Design draw_lines, start of the top module:
module draw_lines(
      input                                      i_clk,
      input                                      i_reset,
      input                    [P_X_COORD_W-1:0] i_x0,
      input                    [P_X_COORD_W-1:0] i_x1,
      input                    [P_Y_COORD_W-1:0] i_y0,
      input                    [P_Y_COORD_W-1:0] i_y1,
      input                                      i_start,
      input                                      i_load_fifo,
      output                                     o_waiting,
      output                                     o_fifo_full,
      output                                     o_wr,
      output                [P_LOG2_RAM_DEPTH-1:0] o_addr
    );
For scale: ~4200 cells after synthesis, about 44000 µm² of cells after synthesis.
make LEC_CHECK=0 ABC_AREA=1 CAP_MARGIN=35 CORE_MARGIN=2 CORE_UTILIZATION=72 CTS_CLUSTER_DIAMETER=372 CTS_CLUSTER_SIZE=15 HOLD_SLACK_MARGIN=0.29 PLACE_DENSITY_LB_ADDON=0.01 SETUP_SLACK_MARGIN=-0.24 SLEW_MARGIN=20 finish   # period 2.59 ns
run.sh (not shown) runs the stock make flow with config.mk's settings and CLKGATE_MAP_FILE=.
The first run finished with negative setup slack left.
Rerun with:
- CAP_MARGIN: 35 -> 5
- CTS_CLUSTER_DIAMETER: 372 -> 29
- CTS_CLUSTER_SIZE: 15 -> 72
- HOLD_SLACK_MARGIN: 0.29 -> default
- SETUP_SLACK_MARGIN: -0.24 -> 0.57
What happened:
- With this change the flow died in clock tree synthesis (4_1_cts)
- die size is unchanged
- synthesized area stays the same
- synthesized cell count is unchanged
Rerun with:
- CAP_MARGIN: 5 -> 20
- CTS_CLUSTER_DIAMETER: 29 -> default
- CTS_CLUSTER_SIZE: 72 -> 10
- PLACE_DENSITY_LB_ADDON: 0.01 -> default
- SETUP_SLACK_MARGIN: 0.57 -> 0.39
- TNS_END_PERCENT: default -> 5
- clock period: 2.59 -> 3.65 ns (I/O delays scaled with it)
The changed run ran to the end with violations: negative setup slack.
Die area is unchanged.
Synthesized area does not change.
Synthesized cell count stays the same.
Rerun with:
- ABC_AREA: 1 -> default
- CORE_UTILIZATION: 72 -> 64
- CTS_CLUSTER_SIZE: 10 -> default
- SETUP_SLACK_MARGIN: 0.39 -> default
- TNS_END_PERCENT: 5 -> default
- clock period: 3.65 -> 2.59 ns (I/O delays scaled with it)
After rerunning:
- The changed run finished with negative setup slack left
- design area came out higher by 11%
- global-route usage came out higher by 0.66 points
- die size came out higher by 8.6%
- non-clock buffer count came out higher by 416
- combinational power came out higher by 100%
Rerun with:
- CORE_UTILIZATION: 64 -> 70
- clock period: 2.59 -> 3.63 ns (I/O delays scaled with it)
After rerunning: The changed run finished but fails on negative setup slack; cell count goes down by roughly a tenth; design area goes down by roughly a tenth; critical path depth is unchanged; synthesized cell count stays the same; clock-buffer cell count goes down by 4.

---

Starting RTL as in the previous note.
clock: 4.73 ns
lec_check: 0
cap_margin: 20
cell_pad_in_sites_detail_placement: 2
core_margin: 10
core_utilization: 63
cts_cluster_size: 80
gpl_timing_driven: 1
place_density: 0.47
setup_slack_margin: -0.44
slew_margin: 40
The first run aborted during 3_5_place_dp on DPL-0033.
Edit:
- CELL_PAD_IN_SITES_DETAIL_PLACEMENT: 2 -> default
- CORE_MARGIN: 10 -> 2
- CORE_UTILIZATION: 63 -> 66
- CTS_CLUSTER_SIZE: 80 -> default
- GPL_TIMING_DRIVEN: 1 -> default
- PLACE_DENSITY: 0.47 -> default
- SETUP_SLACK_MARGIN: -0.44 -> 0.8
- SLEW_MARGIN: 40 -> 20
- clock period: 4.73 -> 3.36 ns (I/O delays scaled with it)
Effect: The new run produced a layout that fails on negative setup slack. Area after synthesis stays the same. Synthesized cell count does not change. Die size went down by 15%.
Edit:
- CORE_UTILIZATION: 66 -> 40
- GPL_TIMING_DRIVEN: default -> 0
- PLACE_DENSITY_LB_ADDON: default -> 0.24
- SETUP_SLACK_MARGIN: 0.8 -> default
- SLEW_MARGIN: 20 -> 35
- clock period: 3.36 -> 5.0 ns (I/O delays scaled with it)
Outcome:
- The changed run passed the timing, design-rule and antenna checks
- routed wire length fell by about 10%
- flip-flop count is unchanged
- utilization fell by 37 points
- die size went up by about 64%
- worst setup slack gets better by 0.83 ns
- design area drops by about 8%
- count of clock-buffer cells in the layout drops by 4
Edit:
- ABC_AREA: default -> 1
- CORE_UTILIZATION: 40 -> 72
- CTS_CLUSTER_SIZE: default -> 15
- GPL_TIMING_DRIVEN: 0 -> default
- HOLD_SLACK_MARGIN: default -> 0.28
- PLACE_DENSITY_LB_ADDON: 0.24 -> 0.01
- SETUP_SLACK_MARGIN: default -> 0.75
- SLEW_MARGIN: 35 -> 20
- clock period: 5.0 -> 2.59 ns (I/O delays scaled with it)
Now the flow reached the layout checks and failed them: negative setup slack.
Synthesized area rose by 3.4%.
Via count rose by 50%.
Core utilization rose by 45 points.
Cell area rose by 14%.
Hold slack gets worse by 0.13 ns.
Sequential power rose by 94%.
Sequential share of layout area fell by 6.5 points.
Clock power rose by 83%.
Setup slack gets worse by 1.3 ns.
Edit:
- ABC_AREA: 1 -> default
- CTS_CLUSTER_SIZE: 15 -> default
- HOLD_SLACK_MARGIN: 0.28 -> default
- PLACE_DENSITY_LB_ADDON: 0.01 -> default
- SETUP_SLACK_MARGIN: 0.75 -> -0.19
- clock period: 2.59 -> 2.05 ns (I/O delays scaled with it)
After rerunning:
- The new run aborted during 5_1_grt
- area after synthesis fell by 3.3%
- die area fell by 3.3%
- synthesized cell count fell by about 35%
Edit:
- CORE_UTILIZATION: 72 -> 40
- SETUP_SLACK_MARGIN: -0.19 -> default
- clock period: 2.05 -> 4.7 ns (I/O delays scaled with it)
Result: The changed run produced a clean layout. Synthesized area does not change. Die size rises by 79%. Synthesized cell count is unchanged.

---

delta:
draw_lines again, from the RTL that the note above started with.
clock: 2.59 ns
lec_check: 0
abc_area: 1
cap_margin: 0
core_aspect_ratio: 1.3
core_margin: 2
core_utilization: 72
cts_cluster_diameter: 308
cts_cluster_size: 10
hold_slack_margin: 0.29
place_density: 0.36
slew_margin: 20
delta completed end to end; final checks failed (setup timing).
Edits applied to the flow inputs when going from delta to juniper:
==> flow/config.mk <==
export PLATFORM = sky130hd
export DESIGN_NAME = draw_lines
export DESIGN_NICKNAME = draw_lines
export VERILOG_FILES = /design/flow/design.v
export SDC_FILE = /design/flow/constraint.sdc
export NUM_CORES = 4
export LEC_CHECK = 0
export CAP_MARGIN = 20
export CORE_MARGIN = 2
export CORE_UTILIZATION = 40
export SLEW_MARGIN = 20
==> flow/constraint.sdc <==
create_clock -name core_clock -period 4.66 [get_ports {i_clk}]
set_input_delay 0.9320 -clock core_clock [delete_from_list [all_inputs] [get_ports {i_clk}]]
set_output_delay 0.9320 -clock core_clock [all_outputs]
set_load 0.01 [all_outputs]
Results
- Against delta, first-pass GRT wire length in juniper came out better.
- In the flow results for juniper and delta, the area added between synthesis and finish is larger on delta.
- Critical path endpoint: o_addr[17] -> juniper, bres.error[9] -> delta
- Die size: juniper exceeds delta
- juniper vs delta: share of power burned in registers up in juniper
- On die boundary height, the lower figure sits with delta, not juniper.
- Diff delta..juniper | post-synthesis register bit count | unchanged
- According to the power report, total power for juniper is lower than for delta.
- From delta to juniper the numbers moved as follows: post-layout worst setup margin now sits higher, die boundary width now sits higher, number of clock buffers in the layout now sits lower.
- juniper has completed all stages; timing, DRC and antenna checks passed.
The following lists how onyx was set up differently from juniper:
--- a/flow/config.mk
+++ b/flow/config.mk
@@ -7,5 +7,10 @@
 export LEC_CHECK = 0
+export ABC_AREA = 1
 export CAP_MARGIN = 20
 export CORE_MARGIN = 2
-export CORE_UTILIZATION = 40
+export CORE_UTILIZATION = 72
+export CTS_CLUSTER_DIAMETER = 372
+export CTS_CLUSTER_SIZE = 15
+export PLACE_DENSITY_LB_ADDON = 0.01
+export SETUP_SLACK_MARGIN = -0.24
 export SLEW_MARGIN = 20
==> flow/constraint.sdc <==
create_clock -name core_clock -period 2.59 [get_ports {i_clk}]
set_input_delay 0.5180 -clock core_clock [delete_from_list [all_inputs] [get_ports {i_clk}]]
set_output_delay 0.5180 -clock core_clock [all_outputs]
set_load 0.01 [all_outputs]
[summary]
Summary across onyx and juniper: the single failing run is onyx.
Clock network fraction of total power in onyx is 9.3 points below juniper.
From juniper to onyx the numbers moved as follows: design area increased 0.0038 sq mm; delay of the slowest cell on the worst path increased 0.06 ns.
For cedar, these inputs were changed with respect to onyx:
--- a/flow/config.mk
+++ b/flow/config.mk
@@ -9,8 +9,10 @@
 export CAP_MARGIN = 20
+export CELL_PAD_IN_SITES_GLOBAL_PLACEMENT = 0
+export CORE_ASPECT_RATIO = 1.21
 export CORE_MARGIN = 2
-export CORE_UTILIZATION = 72
-export CTS_CLUSTER_DIAMETER = 372
-export CTS_CLUSTER_SIZE = 15
-export PLACE_DENSITY_LB_ADDON = 0.01
-export SETUP_SLACK_MARGIN = -0.24
+export CORE_UTILIZATION = 70
+export CTS_CLUSTER_DIAMETER = 296
+export CTS_CLUSTER_SIZE = 14
+export PLACE_DENSITY_LB_ADDON = 0.13
+export SETUP_SLACK_MARGIN = 0.65
 export SLEW_MARGIN = 20
Results
The flow for cedar finished, though final verification flagged setup timing. Worst hold slack came out lower on cedar than on onyx. Final worst-path setup slack is higher on cedar. [cedar] effective utilization at floorplan fell 1.7 points relative to onyx. Taking onyx as the reference point, the endpoint arrival time on the critical path of cedar falls by 0.09 ns. On number of placed I/O pins, cedar tracks onyx almost exactly. On cell count after placement, onyx and cedar are neck and neck. For cedar, the last element of the critical path was o_addr[18], unlike onyx, where it was o_addr[17]. Growth of design area from synthesis to finish was lower in onyx than in cedar. CTS buffer count was lower in onyx than in cedar. onyx → cedar: final clock period utilization by the worst path decreased by 3.5 points relative to the old numbers; number of global-route vias before repair went up.
No activity file was given, so power comes from the tool's default toggle rates.
